## build 66
// SP
module SP(
	clk,
	rst_n,
	in_valid,
	in_data,
	in_mode,
	out_valid,
	out_data
);
Settings: LEC_CHECK=0, CAP_MARGIN=20, CORE_MARGIN=2, CORE_UTILIZATION=71, CTS_CLUSTER_SIZE=70, PLACE_DENSITY_LB_ADDON=0.0, SETUP_SLACK_MARGIN=2.05, SLEW_MARGIN=20, TNS_END_PERCENT=5; clock period 7.05 ns.
run.sh (not shown) runs the stock make flow with config.mk's settings and CLKGATE_MAP_FILE=.
In build 66 the implementation completed, yet the final layout does not meet the checks, the culprit being negative setup slack.
#### Input delta (build 74 over build 66)
Settings: removing PLACE_DENSITY_LB_ADDON (formerly 0.0); removing TNS_END_PERCENT (formerly 5); setting PLACE_DENSITY to 0.77 for the first time; removing CTS_CLUSTER_SIZE (formerly 70); changing SETUP_SLACK_MARGIN from 2.05 to 1.45; changing CORE_UTILIZATION from 71 to 40; changing the clock period (ns, I/O delays scaled along) from 7.05 to 5.03.
Findings:
- Final checks on build 74, whose flow otherwise completed, came back failing, citing negative setup slack.
- Across both runs, count of buffers added by post-CTS timing repair for setup was higher for build 74 than for build 66.
- Per the comparison of build 74 with build 66, combinational share of power now larger; core region area now sits higher; leakage power total moved up.
- Looking at period utilization across build 66 and build 74, the one that comes out higher is build 74.
Setup changes, build 74 to build 30
Settings: SETUP_SLACK_MARGIN: 1.45 -> 2.13; CORE_UTILIZATION: 40 -> 72; PLACE_DENSITY: 0.77 -> 0.35; the clock period (ns, I/O delays scaled along): 5.03 -> 7.66.
Notes after the runs:
Compared with build 74, power density over the cells in build 30 decreased by more than a quarter. Row final worst setup slack: build 30 higher / build 74 lower. Re utilization: build 30 is 30 points up on build 74. Of build 74 and build 30, only build 30 finishes the flow clean. Against build 74, clock power in build 30 fell by more than a quarter. Build 74 -> build 30: routed wire length on met3 increased by more than a quarter. Of build 74 and build 30, build 30 shows the higher fraction of power spent switching nets, with build 74 below it.

Starting RTL as in the previous note.
Design SP, start of the top module:
module SP(
	clk,
	rst_n,
	in_valid,
	in_data,
	in_mode,
	out_valid,
	out_data
);
input clk, rst_n, in_valid;
input [2:0] in_mode;
input [8:0] in_data;
output reg out_valid;
output reg [8:0] out_data;
integer i;
genvar idx;
parameter STATE_IDLE = 3'd0 ;
parameter STATE_MInv = 3'd1 ;
parameter STATE_MMul = 3'd2 ;
parameter STATE_Sort = 3'd3 ;
parameter STATE_Sum  = 3'd4 ;
parameter STATE_OUTPT= 3'd5 ;
reg [2:0] current_state, next_state;
reg [2:0] data_cnt;
reg [2:0] mode;
reg [8:0] a[0:5], b[0:5], c[0:5], d[0:5], e[0:5];
wire [8:0] next_c, next_e;
reg has_sent_b;
wire out_valid_b;
wire [8:0] next_b;
reg has_sent_mod;
reg [1:0] mm_stage;
wire [17:0] mul_in_s0[0:2], mul_in_s1[0:2];
reg [17:0] mul_in[0:2];
wire mul_out_valid[0:2];
wire [8:0] mul_out[0:2];
reg is_mod_finish[0:2];
wire is_all_mod_finish;
reg  [8:0] mul_out_s0[0:2], mul_out_s1[0:2];
reg flag_sort1, flag_sort2;
  ...
export LEC_CHECK = 0
export CAP_MARGIN = 0
export CELL_PAD_IN_SITES_DETAIL_PLACEMENT = 0
export CORE_ASPECT_RATIO = 0.99
export CORE_MARGIN = 2
export CORE_UTILIZATION = 72
export CTS_CLUSTER_SIZE = 73
export PLACE_DENSITY_LB_ADDON = 0.0
export SETUP_SLACK_MARGIN = 2.11
export SLEW_MARGIN = 20
export TNS_END_PERCENT = 100
create_clock -name core_clock -period 7.44 [get_ports {clk}]
The first run ran to the end with violations: negative setup slack.
Change:
- CELL_PAD_IN_SITES_DETAIL_PLACEMENT: 0 -> default
- CORE_ASPECT_RATIO: 0.99 -> default
- CTS_CLUSTER_SIZE: 73 -> default
- MAX_ROUTING_LAYER: default -> met4
- PLACE_DENSITY: default -> 0.63
- PLACE_DENSITY_LB_ADDON: 0.0 -> default
- SETUP_SLACK_MARGIN: 2.11 -> default
- TNS_END_PERCENT: 100 -> default
- clock period: 7.44 -> 8.32 ns (I/O delays scaled with it)
The changed run produced a clean layout.
Sequential share of layout area is higher by 1.2 points.
Fmax is lower by 6.4%.
Worst hold slack improves by 0.0097 ns.
Wire length is lower by 7.2%.
Synthesized cell count does not change.
Final cell count is lower by 4.0%.
Sequential power is lower by 8.1%.
Sequential cell count stays the same.
Design area is lower by 7.7%.
Count of clock-buffer cells in the layout is higher by 9.
Die size stays flat.
Change:
- CAP_MARGIN: 0 -> 20
- CTS_CLUSTER_SIZE: default -> 77
- MAX_ROUTING_LAYER: met4 -> default
- PLACE_DENSITY: 0.63 -> default
- PLACE_DENSITY_LB_ADDON: default -> 0.0
- clock period: 8.32 -> 7.24 ns (I/O delays scaled with it)
Effect: The changed run completed and failed the layout checks on negative setup slack. Cell count goes up by 6.9%. Sequential power goes up by about 10%. Fmax goes up by about 5.5%.
Change:
- CORE_UTILIZATION: 72 -> 66
- CTS_CLUSTER_SIZE: 77 -> default
- PLACE_DENSITY_LB_ADDON: 0.0 -> default
- clock period: 7.24 -> 8.53 ns (I/O delays scaled with it)
=> This time the run completed without violations. Final area went down by roughly a tenth. Worst hold slack is worse by 0.018 ns. Worst setup slack gets better by 0.68 ns. Power went down by a quarter to a third. Wire length falls by roughly a tenth. Via count shrinks by roughly a tenth.

SP again, from the RTL that the note above started with.
==> flow/config.mk <==
export PLATFORM = sky130hd
export DESIGN_NAME = SP
export DESIGN_NICKNAME = SP
export VERILOG_FILES = /design/flow/design.v
export SDC_FILE = /design/flow/constraint.sdc
export NUM_CORES = 4
export LEC_CHECK = 0
export CAP_MARGIN = 20
export CORE_MARGIN = 6
export CORE_UTILIZATION = 40
export CTS_CLUSTER_DIAMETER = 37
export CTS_CLUSTER_SIZE = 100
export GPL_TIMING_DRIVEN = 0
export PLACE_DENSITY = 0.77
export SETUP_SLACK_MARGIN = 1.63
export SLEW_MARGIN = 20
==> flow/constraint.sdc <==
create_clock -name core_clock -period 7.31 [get_ports {clk}]
set_input_delay 1.4620 -clock core_clock [delete_from_list [all_inputs] [get_ports {clk}]]
set_output_delay 1.4620 -clock core_clock [all_outputs]
set_load 0.01 [all_outputs]
The first run produced a layout that fails on setup timing.
Edit:
- CORE_MARGIN: 6 -> 2
- CTS_CLUSTER_DIAMETER: 37 -> unset
- CTS_CLUSTER_SIZE: 100 -> unset
- GPL_TIMING_DRIVEN: 0 -> unset
- PLACE_DENSITY: 0.77 -> unset
- SETUP_SLACK_MARGIN: 1.63 -> unset
- clock period: 7.31 -> 9.0 ns (I/O delays scaled with it)
Outcome:
- With this change the flow finished clean
- core utilization came out lower by 4.8 points
- die area drops by a few percent
- sequential share of layout area rose by 1.4 points
Edit:
- CORE_UTILIZATION: 40 -> 56
- clock period: 9.0 -> 4.82 ns (I/O delays scaled with it)
The new run finished with setup timing left.
Synthesized cell count stays the same.
Setup slack is worse by 3.1 ns.
Routed wire length went up by 6.3%.

== build 40 ==
Starting RTL as in the previous note.
Settings: LEC_CHECK=0, ABC_AREA=1, CAP_MARGIN=20, CELL_PAD_IN_SITES_DETAIL_PLACEMENT=0, CELL_PAD_IN_SITES_GLOBAL_PLACEMENT=3, CORE_ASPECT_RATIO=0.67, CORE_MARGIN=2, CORE_UTILIZATION=62, CTS_CLUSTER_DIAMETER=110, CTS_CLUSTER_SIZE=28, GPL_ROUTABILITY_DRIVEN=0, HOLD_SLACK_MARGIN=0.22, SLEW_MARGIN=5, TNS_END_PERCENT=25; clock period 11.9 ns.
Build 40 got as far as global placement without I/O (3_1_place_gp_skip_io), where a tool error ended the run.
Modified inputs, build 16 compared to build 40
Settings: CELL_PAD_IN_SITES_GLOBAL_PLACEMENT: 3 -> unset; SLEW_MARGIN: 5 -> 20; SETUP_SLACK_MARGIN: unset -> 3.18; TNS_END_PERCENT: 25 -> 60; GPL_ROUTABILITY_DRIVEN: 0 -> unset; ABC_AREA: 1 -> unset; CORE_UTILIZATION: 62 -> 58; PLACE_DENSITY_LB_ADDON: unset -> 0.04; CTS_CLUSTER_DIAMETER: 110 -> unset.
Notes after the runs:
Build 40 never completed; the flow aborted with a tool error in global placement without I/O (3_1_place_gp_skip_io). Build 16 has completed all stages; timing, DRC and antenna checks passed. Changes observed in build 16 relative to build 40: post-synthesis chip area from yosys went down by 2.1%; synthesized cell area -2.1%; net count entering floorplan -about 14%; area of the core region increased by 5.2% relative to the old numbers. Build 16 vs build 40 — synthesized cell count dropped about 16%. Build 16 against build 40: area enclosed by the die boundary went up; y dimension of the die went up.
Setup changes, build 16 to build 48
Settings: SETUP_SLACK_MARGIN removed (was 3.18); CORE_ASPECT_RATIO removed (was 0.67); HOLD_SLACK_MARGIN removed (was 0.22); CELL_PAD_IN_SITES_DETAIL_PLACEMENT removed (was 0); PLACE_DENSITY_LB_ADDON removed (was 0.04); CTS_CLUSTER_SIZE removed (was 28); TNS_END_PERCENT removed (was 60); CORE_UTILIZATION changed from 58 to 40; the clock period (ns, I/O delays scaled along) changed from 11.9 to 8.62.
Taking build 48 as 1.0, build 16 lands at 0.70 on inserted tap cell count.
Final worst setup slack came out lower on build 48 than on build 16.
Between build 16 and build 48, clock network fraction of total power is lower for build 16, build 48 comes in above that.
Source of the critical timing path: b[1][4]$_DFFE_PN0N_ -> build 16, c[0][7]$_DFFE_PN0P_ -> build 48
Summary of build 48 over build 16: sequential share of layout area decreased by 0.42 points relative to the old numbers; hold slack rose by 15 ps; switching power total saw an increase; number of iterations in the first detailed-routing pass dropped 2.
Cmp build 16 and build 48 / maximum frequency from static timing analysis / higher: build 48
Build 16 has a lower total power than build 48.
Summary of build 48 over build 16: relative max-transition margin moved up; global routing met3 resource utilization went down.

Starting RTL as in the previous note.
Settings: LEC_CHECK=0, CAP_MARGIN=20, CELL_PAD_IN_SITES_DETAIL_PLACEMENT=0, CORE_ASPECT_RATIO=0.67, CORE_MARGIN=2, CORE_UTILIZATION=70, CTS_CLUSTER_SIZE=28, PLACE_DENSITY_LB_ADDON=0.0, SETUP_SLACK_MARGIN=2.11, SLEW_MARGIN=20, TNS_END_PERCENT=60; clock period 7.44 ns.
The first run ran to the end with violations: setup timing.
Next try:
- CORE_ASPECT_RATIO: 0.67 -> 0.86
- CORE_UTILIZATION: 70 -> 72
- SETUP_SLACK_MARGIN: 2.11 -> 2.03
- clock period: 7.44 -> 7.12 ns (I/O delays scaled with it)
The new run finished with setup timing left.
Worst setup slack is worse by 0.45 ns.
Synthesized cell count is unchanged.
Total power increases by 7.1%.
Routed wire length stays flat.
Next try:
- ABC_AREA: unset -> 1
- CELL_PAD_IN_SITES_DETAIL_PLACEMENT: 0 -> unset
- CORE_ASPECT_RATIO: 0.86 -> unset
- CTS_CLUSTER_SIZE: 28 -> unset
- PLACE_DENSITY_LB_ADDON: 0.0 -> unset
- SETUP_SLACK_MARGIN: 2.03 -> 0.38
- TNS_END_PERCENT: 60 -> unset
- clock period: 7.12 -> 3.08 ns (I/O delays scaled with it)
Outcome: The new run ended with an error in 5_1_grt. Die size goes up by 2.1%. Synthesized area goes up by 2.1%. Synthesized cell count goes up by 20%.

SP again, from the RTL that the note above started with.
## SP
module SP(
	clk,
	rst_n,
	in_valid,
	in_data,
	in_mode,
	out_valid,
	out_data
);
==> flow/config.mk <==
export PLATFORM = sky130hd
export DESIGN_NAME = SP
export DESIGN_NICKNAME = SP
export VERILOG_FILES = /design/flow/design.v
export SDC_FILE = /design/flow/constraint.sdc
export NUM_CORES = 4
export LEC_CHECK = 0
export CAP_MARGIN = 35
export CELL_PAD_IN_SITES_DETAIL_PLACEMENT = 1
export CORE_MARGIN = 6
export CORE_UTILIZATION = 40
export CTS_CLUSTER_DIAMETER = 275
export CTS_CLUSTER_SIZE = 100
export GPL_ROUTABILITY_DRIVEN = 0
export GPL_TIMING_DRIVEN = 0
export PLACE_DENSITY = 0.77
export SETUP_SLACK_MARGIN = -0.53
export SLEW_MARGIN = 20
==> flow/constraint.sdc <==
create_clock -name core_clock -period 7.31 [get_ports {clk}]
set_input_delay 1.4620 -clock core_clock [delete_from_list [all_inputs] [get_ports {clk}]]
set_output_delay 1.4620 -clock core_clock [all_outputs]
set_load 0.01 [all_outputs]
The starting point ended with an error in global routing, error GRT-0116.
==> next run, changes <==
- ABC_AREA: unset -> 1
- CAP_MARGIN: 35 -> 20
- CELL_PAD_IN_SITES_DETAIL_PLACEMENT: 1 -> unset
- CORE_MARGIN: 6 -> 2
- CORE_UTILIZATION: 40 -> 72
- CTS_CLUSTER_DIAMETER: 275 -> 357
- CTS_CLUSTER_SIZE: 100 -> unset
- GPL_ROUTABILITY_DRIVEN: 0 -> unset
- GPL_TIMING_DRIVEN: 0 -> unset
- PLACE_DENSITY: 0.77 -> unset
- SETUP_SLACK_MARGIN: -0.53 -> unset
- clock period: 7.31 -> 3.08 ns (I/O delays scaled with it)
What happened: The changed run died in global routing. Synthesized cell count goes up by 20%. Die size came out lower by 45%. Synthesized area goes up by 2.1%.
==> next run, changes <==
- ABC_AREA: 1 -> unset
- CTS_CLUSTER_DIAMETER: 357 -> unset
- CTS_CLUSTER_SIZE: unset -> 72
- PLACE_DENSITY_LB_ADDON: unset -> 0.0
- SETUP_SLACK_MARGIN: unset -> 2.19
- clock period: 3.08 -> 7.66 ns (I/O delays scaled with it)
What happened: The changed run completed, yet does not pass: setup timing. Die area is lower by about 2%. Area after synthesis is lower by 2.1%. Synthesized cell count is lower by about 16%.

try-xenon:
SP again, from the RTL that the note above started with.
Settings: LEC_CHECK=0, ABC_AREA=1, CAP_MARGIN=25, CELL_PAD_IN_SITES_DETAIL_PLACEMENT=1, CORE_MARGIN=6, CORE_UTILIZATION=40, CTS_CLUSTER_DIAMETER=275, CTS_CLUSTER_SIZE=100, GPL_ROUTABILITY_DRIVEN=0, GPL_TIMING_DRIVEN=0, HOLD_SLACK_MARGIN=0.18, MAX_ROUTING_LAYER=met4, MIN_ROUTING_LAYER=met2, PLACE_DENSITY=0.77, SETUP_SLACK_MARGIN=-0.53, SLEW_MARGIN=20, TNS_END_PERCENT=15; clock period 7.31 ns.
try-xenon did not finish: a tool error stopped it during 5_1_grt.
What try-lagoon does differently from try-xenon at the input level:
==> flow/config.mk <==
export PLATFORM = sky130hd
export DESIGN_NAME = SP
export DESIGN_NICKNAME = SP
export VERILOG_FILES = /design/flow/design.v
export SDC_FILE = /design/flow/constraint.sdc
export NUM_CORES = 4
export LEC_CHECK = 0
export CAP_MARGIN = 20
export CORE_MARGIN = 2
export CORE_UTILIZATION = 70
export MAX_ROUTING_LAYER = met4
export SLEW_MARGIN = 20
==> flow/constraint.sdc <==
create_clock -name core_clock -period 8.32 [get_ports {clk}]
set_input_delay 1.6640 -clock core_clock [delete_from_list [all_inputs] [get_ports {clk}]]
set_output_delay 1.6640 -clock core_clock [all_outputs]
set_load 0.01 [all_outputs]
[summary]
- Die size down 96000 um^2 in try-lagoon wrt try-xenon
- Of try-xenon and try-lagoon, try-xenon shows the higher chip area line of the yosys report, with try-lagoon below it.
- Lower post-CTS resize count was reported by try-lagoon, not try-xenon.
- On post-synthesis instance area, try-xenon loses to try-lagoon.
- Having completed the whole flow, try-lagoon delivered a layout that passed the timing, DRC and antenna checks.
- No final results exist for try-xenon, since it was stopped by error GRT-0116 during 5_1_grt.
- Side by side, portion of the post-synthesis area used by sequential elements turned out higher in try-lagoon than in try-xenon.
- Changes observed in try-lagoon relative to try-xenon: number of instances in the placed design saw a decrease, number of H-tree levels climbed 2, mux cell area share after synthesis higher.
#### Input delta (try-juniper over try-lagoon)
-- flow/config.mk --
<<< try-lagoon, line 8
export CAP_MARGIN = 20
export CORE_MARGIN = 2
export CORE_UTILIZATION = 70
export MAX_ROUTING_LAYER = met4
export SLEW_MARGIN = 20
>>> try-juniper, line 8
export CAP_MARGIN = 20
export CORE_MARGIN = 2
export CORE_UTILIZATION = 71
export PLACE_DENSITY_LB_ADDON = 0.0
export SLEW_MARGIN = 20
==> flow/constraint.sdc <==
create_clock -name core_clock -period 7.05 [get_ports {clk}]
set_input_delay 1.4100 -clock core_clock [delete_from_list [all_inputs] [get_ports {clk}]]
set_output_delay 1.4100 -clock core_clock [all_outputs]
set_load 0.01 [all_outputs]
==> results <==
Although try-juniper finished all stages, its layout failed final checks on negative setup slack.
For global-route wire length before repair, dividing the value from try-lagoon by the value from try-juniper gives 0.935.
Compared with try-lagoon, try-juniper shows a lower clock buffer instance count of the final layout.
Area: try-juniper vs try-lagoon -> try-juniper larger
Setup changes, try-juniper to try-sierra
-- flow/config.mk --
<<< try-juniper, line 8
export CAP_MARGIN = 20
export CORE_MARGIN = 2
export CORE_UTILIZATION = 71
export PLACE_DENSITY_LB_ADDON = 0.0
export SLEW_MARGIN = 20
>>> try-sierra, line 8
export CAP_MARGIN = 20
export CORE_MARGIN = 2
export CORE_UTILIZATION = 40
export SETUP_SLACK_MARGIN = 2.45
export SLEW_MARGIN = 20
==> flow/constraint.sdc <==
create_clock -name core_clock -period 8.62 [get_ports {clk}]
set_input_delay 1.7240 -clock core_clock [delete_from_list [all_inputs] [get_ports {clk}]]
set_output_delay 1.7240 -clock core_clock [all_outputs]
set_load 0.01 [all_outputs]
Summary of try-juniper and try-sierra: one run falls short of a clean finish, namely try-juniper. Compared with try-juniper, try-sierra shows a lower length of routed met3 wiring. The via count normalized by instance count of try-sierra is lower than that of try-juniper. When try-sierra is measured against try-juniper, its switching part of the total turns out 0.31 points higher. Looking at power per standard cell area, try-sierra sits about 19% below try-juniper. Looking at via count, try-sierra sits 8.0% lower than try-juniper does. Re post-route worst hold slack: try-juniper was higher than try-sierra. Wire length: try-sierra < try-juniper. try-sierra vs try-juniper on area overhead of the layout relative to synthesis: try-sierra is the lower one.
The following lists how try-delta was set up differently from try-sierra:
-- flow/config.mk --
<<< try-sierra, line 8
export CAP_MARGIN = 20
export CORE_MARGIN = 2
export CORE_UTILIZATION = 40
export SETUP_SLACK_MARGIN = 2.45
export SLEW_MARGIN = 20
>>> try-delta, line 8
export CAP_MARGIN = 20
export CORE_MARGIN = 2
export CORE_UTILIZATION = 70
export MAX_ROUTING_LAYER = met4
export SETUP_SLACK_MARGIN = 1.8
export SLEW_MARGIN = 20
==> flow/constraint.sdc <==
create_clock -name core_clock -period 6.48 [get_ports {clk}]
set_input_delay 1.2960 -clock core_clock [delete_from_list [all_inputs] [get_ports {clk}]]
set_output_delay 1.2960 -clock core_clock [all_outputs]
set_load 0.01 [all_outputs]
==> results <==
try-delta vs. try-sierra: pre-placement core utilization moved up, number of core rows moved down.
Number of hold buffers added after cts: try-sierra vs try-delta identical
Between try-sierra and try-delta, the placeable core region is lower for try-delta.
try-delta got as far as 5_1_grt, where a tool error ended the run.
[compare] base=try-sierra new=try-delta: number of placed instances with taps included now sits lower; number of buffers inserted to repair setup after CTS now sits lower; HPWL after detailed placement now sits higher; die area now sits lower; number of cell instances after yosys synthesis now sits at about the same level.
Power is estimated from default activity; no workload was simulated.
